==> run a <==
==> flow/design.v <==
module hbridgecontroller(
input PCLK, 				 
input PRESERN, 				 
input PSEL, 				 
input PENABLE, 				 
output wire PREADY, 		 
output wire PSLVERR,		 
input PWRITE,				 
input [31:0] PADDR,			 
input wire [31:0] PWDATA,	 
output reg [31:0] PRDATA,	 
output reg motor1_pwm,
output reg motor2_pwm,
output reg [1:0] motor1_ctrl,
output reg [1:0] motor2_ctrl
); 
assign PSLVERR = 0;
assign PREADY = 1;
wire write_enable = (PENABLE && PWRITE && PSEL);
wire read_enable = (!PWRITE && PSEL); 
wire M1CTRL_WRITE = write_enable && (PADDR[15:0] == 16'h0000);
wire M1CTRL_READ = read_enable && (PADDR[15:0] == 16'h0000);
wire M2CTRL_WRITE = write_enable && (PADDR[15:0] == 16'h0004);
wire M2CTRL_READ = read_enable && (PADDR[15:0] == 16'h0004);
wire M1SPEED_WRITE = write_enable && (PADDR[15:0] == 16'h0008);
wire M1SPEED_READ = read_enable && (PADDR[15:0] == 16'h0008);
wire M2SPEED_WRITE = write_enable && (PADDR[15:0] == 16'h000c);
wire M2SPEED_READ = read_enable && (PADDR[15:0] == 16'h000c);
reg [31:0] counter;
parameter PWM_PERIOD = 200000;   
reg [31:0] M1_duty, M2_duty;
reg [31:0] M1_duty_v, M2_duty_v;
always @(posedge PCLK)
begin
    if (!PRESERN) counter = 0;
    else if (counter >= PWM_PERIOD) counter = 0;
    else counter = counter + 1;
    if (counter < M1_duty && M1_duty > (PWM_PERIOD >> 4)) motor1_pwm <= 1;
    else motor1_pwm <= 0;
    if (counter < M2_duty && M2_duty > (PWM_PERIOD >> 4)) motor2_pwm <= 1;
    else motor2_pwm <= 0;
end
always @(posedge PCLK)
begin
    M1_duty_v = M1_duty;
    M2_duty_v = M2_duty;
	if(!PRESERN)
	begin
        M1_duty_v = 0;
        M2_duty_v = 0;
        motor1_ctrl = 2'b10;
        motor2_ctrl = 2'b10;
    end
    if (M1CTRL_WRITE)
    begin
        if (PWDATA != 0) motor1_ctrl = 2'b01;
        else motor1_ctrl = 2'b10;
    end
    else if (M1CTRL_READ)
    begin
        if (motor1_ctrl == 2'b10) PRDATA = 1;
        else PRDATA = 0;
    end
    if (M2CTRL_WRITE)
    begin
        if (PWDATA != 0) motor2_ctrl = 2'b01;
        else motor2_ctrl = 2'b10;
    end
    else if (M2CTRL_READ)
    begin
        if (motor2_ctrl == 2'b10) PRDATA = 1;
        else PRDATA = 0;
    end
    else if (M1SPEED_WRITE) 
    begin
        M1_duty_v = (PWM_PERIOD * PWDATA[15:0]) >> 8;
        if (M1_duty_v > PWM_PERIOD) M1_duty_v = PWM_PERIOD;
    end
    else if (M1SPEED_READ) PRDATA = ( M1_duty_v / PWM_PERIOD );
    else if (M2SPEED_WRITE) 
    begin
        M2_duty_v = (PWM_PERIOD * PWDATA[15:0]) >> 8;
        if (M2_duty_v > PWM_PERIOD) M2_duty_v = PWM_PERIOD;
    end
    else if (M2SPEED_READ) PRDATA = ( M2_duty_v / PWM_PERIOD );
    M1_duty <= M1_duty_v;
    M2_duty <= M2_duty_v;
end
endmodule
==> flow/run.sh <==
#!/bin/bash
# the make line also repeats each setting of config.mk as NAME=value (left out here)
make -C /OpenROAD-flow-scripts/flow DESIGN_CONFIG=/design/flow/config.mk WORK_HOME=/design/flow/orfs CLKGATE_MAP_FILE= finish
==> flow/config.mk <==
export PLATFORM = sky130hd
export DESIGN_NAME = hbridgecontroller
export DESIGN_NICKNAME = hbridgecontroller
export VERILOG_FILES = /design/flow/design.v
export SDC_FILE = /design/flow/constraint.sdc
export NUM_CORES = 4
export LEC_CHECK = 0
export CAP_MARGIN = 20
export CORE_MARGIN = 2
export CORE_UTILIZATION = 72
export CTS_CLUSTER_DIAMETER = 41
export SETUP_SLACK_MARGIN = -0.94
export SLEW_MARGIN = 20
==> flow/constraint.sdc <==
create_clock -name core_clock -period 16.9 [get_ports {PCLK}]
set_input_delay 3.3800 -clock core_clock [delete_from_list [all_inputs] [get_ports {PCLK}]]
set_output_delay 3.3800 -clock core_clock [all_outputs]
set_load 0.01 [all_outputs]
==> run b (differences from run a) <==
Settings changed: CORE_UTILIZATION 72 to 67, CTS_CLUSTER_DIAMETER 41 to unset, CTS_CLUSTER_SIZE set to 39, SETUP_SLACK_MARGIN -0.94 to unset.
==> flow/constraint.sdc (replaced) <==
create_clock -name core_clock -period 15.5 [get_ports {PCLK}]
set_input_delay 3.1000 -clock core_clock [delete_from_list [all_inputs] [get_ports {PCLK}]]
set_output_delay 3.1000 -clock core_clock [all_outputs]
set_load 0.01 [all_outputs]
==> run c (differences from run a) <==
Settings changed: CORE_UTILIZATION 72 to 61, CTS_CLUSTER_DIAMETER 41 to unset, SETUP_SLACK_MARGIN -0.94 to unset.
==> flow/constraint.sdc (replaced) <==
create_clock -name core_clock -period 17.3 [get_ports {PCLK}]
set_input_delay 3.4600 -clock core_clock [delete_from_list [all_inputs] [get_ports {PCLK}]]
set_output_delay 3.4600 -clock core_clock [all_outputs]
set_load 0.01 [all_outputs]
==> results <==
|  | run b | run c | run a |
|---|---|---|---|
| Status | did not finish | no timing/DRC/antenna violations | complete, but fails checks |
| Stage where the flow stopped | 5_1_grt | - | - |
| Violated checks | - | - | setup timing |
| Kind of path behind the tightest hold check | - | register to register | register to register |
| Worst Hold Endpoint | - | PRDATA[9] | PRDATA[21] |
| IR drop worst, VDD | - | 137.0 uV | 161.6 uV |
| Total design power | - | 1178 uW | 1235 uW |
| TritonCTS clock tree | - | done | done |
| Power attributed to the clock group | - | 385 uW | 379 uW |
| Multi-input combinational gate total | - | 1,908 | 1,909 |
| Clock-pin slew on the worst setup and hold paths | - | 0.08 ns | 0.07 ns |
| Post-synthesis to final-layout area growth | - | 21.67% | 19.58% |
| Max-slew violation count | - | 0 | 0 |
| CP max stage cell | - | or3_1 | o31ai_1 |
| Endpoint of the worst setup timing path | - | PRDATA[0] | PRDATA[0] |
| Startpoint type of the worst setup path | - | input port | input port |
| Data arrival time at the worst-slack endpoint | - | 17.13 ns | 18.02 ns |
| Worst slew slack as a fraction of its limit | - | 35.19% | 30.45% |
| Critical path's most frequent cell | - | buf_4 | buf_4 |
| Uppermost metal layer occupied by signal nets | - | met4 | met5 |
| Init Core Util | 68.56% | 62.16% | 73.75% |
| Share of cell area taken by flip-flops and latches | - | 12.70% | 12.92% |
| Ant diodes | - | 0 | 0 |
| Core region area | 0.02533 mm^2 | 0.02793 mm^2 | 0.02354 mm^2 |
| Hold violation total from the final report | - | 0 | 0 |
| Tapcell Cnt | - | 378 | 319 |
| Worst Hold Slack | - | 0.4466 ns | 0.4725 ns |
| Resized Gates After CTS | 208 | 0 | 0 |
| Portion of total power attributed to sequential cells | - | 26.4% | 25.7% |
Power figures rest on the tool's default switching activity, not on a simulated workload.
